Setup of build 32:
// apb_master
module apb_master(
  input pclk, 
  input preset,
  input [31:0]paddr,
  input pwrite,
  input [2:0]pprot,
  input [31:0]pwdata,
  input [3:0]pstrb,
  output  reg[31:0]prdata,
  output pslverr,
  output reg penable,
  output reg [3:0]psel,
  output reg pready
);
Settings: LEC_CHECK=0, CAP_MARGIN=0, CORE_MARGIN=2, CORE_UTILIZATION=72, CTS_CLUSTER_SIZE=64, PLACE_DENSITY=0.4, SETUP_SLACK_MARGIN=0.77, SLEW_MARGIN=20; clock period 3.09 ns.
run.sh (not shown) runs the stock make flow with config.mk's settings and CLKGATE_MAP_FILE=.
For build 39, these inputs were changed with respect to build 32:
Settings: a deleted PLACE_DENSITY that had been 0.4; a change of SETUP_SLACK_MARGIN from 0.77 to 0.91; a deleted CTS_CLUSTER_SIZE that had been 64; an added PLACE_DENSITY_LB_ADDON of 0.0; a change of CAP_MARGIN from 0 to 20; a change of the clock period (ns, I/O delays scaled along) from 3.09 to 3.12.
==> comparison <==
In the tables for build 32 and build 39, final design instance area without fill reads lower with build 32. Build 32 has a lower post-place setup slack than build 39. Build 39 vs. build 32: initial antenna violation count saw a decrease; worst setup slack moved down; period utilization grew by 0.61 points; final-layout clock buffer total decreased by about 2.2% relative to the old numbers; required time reported for the critical path endpoint saw an increase. Overall power on build 39 is down relative to build 32. In build 39, non-clock buffer count is lower than in build 32.
> inputs changed (build 39 -> build 38)
Settings: PLACE_DENSITY newly set to 0.6; CORE_UTILIZATION changed from 72 to 45; PLACE_DENSITY_LB_ADDON removed (was 0.0); SETUP_SLACK_MARGIN removed (was 0.91); the clock period (ns, I/O delays scaled along) changed from 3.12 to 5.56.
==> comparison <==
Taking build 39 as the reference point, the first-pass GRT wire length of build 38 falls by 19000 µm. The cell area of build 38 is lower than that of build 39. Compared with build 39, build 38 has extra setup slack. Re maximum ir drop on the vdd rail: build 39 and build 38 aren't equal, and the higher value belongs to build 39.

---

## v15
apb_master again, from the RTL that the note above started with.
clock: 3.09 ns
lec_check: 0
cap_margin: 25
core_aspect_ratio: 0.65
core_margin: 2
core_utilization: 72
cts_cluster_size: 63
place_density: 0.41
setup_slack_margin: 0.91
slew_margin: 15
What v50 does differently from v15 at the input level:
# v15
export LEC_CHECK = 0
export CAP_MARGIN = 25
export CORE_ASPECT_RATIO = 0.65
export CORE_MARGIN = 2
export CORE_UTILIZATION = 72
export CTS_CLUSTER_SIZE = 63
export PLACE_DENSITY = 0.41
export SETUP_SLACK_MARGIN = 0.91
export SLEW_MARGIN = 15
create_clock -name core_clock -period 3.09 [get_ports {pclk}]
# v50
export LEC_CHECK = 0
export CAP_MARGIN = 20
export CORE_ASPECT_RATIO = 0.5
export CORE_MARGIN = 2
export CORE_UTILIZATION = 72
export CTS_CLUSTER_DIAMETER = 400
export CTS_CLUSTER_SIZE = 10
export PLACE_DENSITY = 0.36
export SETUP_SLACK_MARGIN = 0.89
export SLEW_MARGIN = 20
create_clock -name core_clock -period 3.09 [get_ports {pclk}]
Findings:
- Summary of the comparison: count of cells resized by post-cts repair is higher in v50, relative to v15.
- Clock skew delta for v50 relative to v15: 6.8 ps lower
- Diff v15 -> v50: total inserted antenna cells shrank by 7; area growth from synthesis to final layout lost 0.38 points; global routing usage on met1 shows a reduction of 2.8 points.
- Compared to v15, the routing of v50 uses less wire.
Modified inputs, v6 compared to v50
# v50
export LEC_CHECK = 0
export CAP_MARGIN = 20
export CORE_ASPECT_RATIO = 0.5
export CORE_MARGIN = 2
export CORE_UTILIZATION = 72
export CTS_CLUSTER_DIAMETER = 400
export CTS_CLUSTER_SIZE = 10
export PLACE_DENSITY = 0.36
export SETUP_SLACK_MARGIN = 0.89
export SLEW_MARGIN = 20
create_clock -name core_clock -period 3.09 [get_ports {pclk}]
# v6
export LEC_CHECK = 0
export CAP_MARGIN = 0
export CORE_ASPECT_RATIO = 0.92
export CORE_MARGIN = 2
export CORE_UTILIZATION = 72
export CTS_CLUSTER_DIAMETER = 396
export CTS_CLUSTER_SIZE = 13
export PLACE_DENSITY = 0.41
export SETUP_SLACK_MARGIN = 0.78
export SLEW_MARGIN = 35
create_clock -name core_clock -period 3.09 [get_ports {pclk}]
Findings:
- Going from v50 to v6, post-layout utilization of the core -1.2 points; combinational power share went up; placement-stage worst setup slack has increased; summed area of non-filler cells in the final layout now smaller; worst hold slack after final layout comparable.
- Total cell area reported by yosys after synthesis came out exactly the same in v50 and v6.
- Looking only at routed length on met2, and setting everything else aside, the higher value of v50 and v6 goes to v6.
- | slew at the pin closest to its max-slew limit | v6 vs v50 | 320 ps lower |
- Between v50 and v6, the difference in timing-limited maximum frequency is negligible.
- Non-clock buffer count (v50 / v6): 0.79
diff inputs: v6 => v57
# v6
export LEC_CHECK = 0
export CAP_MARGIN = 0
export CORE_ASPECT_RATIO = 0.92
export CORE_MARGIN = 2
export CORE_UTILIZATION = 72
export CTS_CLUSTER_DIAMETER = 396
export CTS_CLUSTER_SIZE = 13
export PLACE_DENSITY = 0.41
export SETUP_SLACK_MARGIN = 0.78
export SLEW_MARGIN = 35
create_clock -name core_clock -period 3.09 [get_ports {pclk}]
# v57
export LEC_CHECK = 0
export CAP_MARGIN = 0
export CORE_ASPECT_RATIO = 0.92
export CORE_MARGIN = 2
export CORE_UTILIZATION = 72
export CTS_CLUSTER_DIAMETER = 396
export CTS_CLUSTER_SIZE = 13
export MAX_ROUTING_LAYER = met4
export PLACE_DENSITY = 0.41
export SETUP_SLACK_MARGIN = 0.78
export SLEW_MARGIN = 35
create_clock -name core_clock -period 3.09 [get_ports {pclk}]
[summary]
- | starting DRC count in detailed routing | lower: v6 |
- Re cell depth of the worst hold path: no difference whatsoever between v57 and v6.
- Compared v57 vs v6, and met3 routed wirelength is down in v57.
- Between v57 and v6, the difference in total chip power is negligible.
- Compared with v6, in v57 area added between synthesis and finish was more or less identical, fraction of area in non-clock buffers was more or less identical, final core utilization was more or less identical.
- Compared v6 against v57; cell area within noise.
- There was hardly any difference in internal power summed over all cells between v6 and v57.
Edits applied to the flow inputs when going from v57 to v24:
# v57
export LEC_CHECK = 0
export CAP_MARGIN = 0
export CORE_ASPECT_RATIO = 0.92
export CORE_MARGIN = 2
export CORE_UTILIZATION = 72
export CTS_CLUSTER_DIAMETER = 396
export CTS_CLUSTER_SIZE = 13
export MAX_ROUTING_LAYER = met4
export PLACE_DENSITY = 0.41
export SETUP_SLACK_MARGIN = 0.78
export SLEW_MARGIN = 35
create_clock -name core_clock -period 3.09 [get_ports {pclk}]
# v24
export LEC_CHECK = 0
export CAP_MARGIN = 20
export CORE_MARGIN = 2
export CORE_UTILIZATION = 72
export CTS_CLUSTER_DIAMETER = 396
export CTS_CLUSTER_SIZE = 18
export PLACE_DENSITY = 0.6
export SETUP_SLACK_MARGIN = 0.92
export SLEW_MARGIN = 20
create_clock -name core_clock -period 3.09 [get_ports {pclk}]
Findings:
- v24 completed every stage of the flow, and the final layout passed the timing, design-rule and antenna checks.
- Re share of cell area taken by multi-input logic gates: v24 is 0.92 points up on v57.
- Taking v57 as the reference point, the clock distribution power of v24 falls by 16%.
- Between v24 and v57, it is v24 whose final critical path time including I/O delays and setup is higher, by 62 ps.
- v24 has count of filler cells inserted in the layout above what v57 had.
- Power on v24 is ahead of v57.
- v24 vs. v57: fraction of area in registers rose 0.55 points, die size about even.
- Summary of v24 over v57: cell area shrank by 0.81%; net switching power figure dropped about 5%; number of well-tap cells placed shows an increase of about 1.2%; final routed wirelength across all metal layers fell 4.2 mm.
Power and IR drop assume default switching activity.
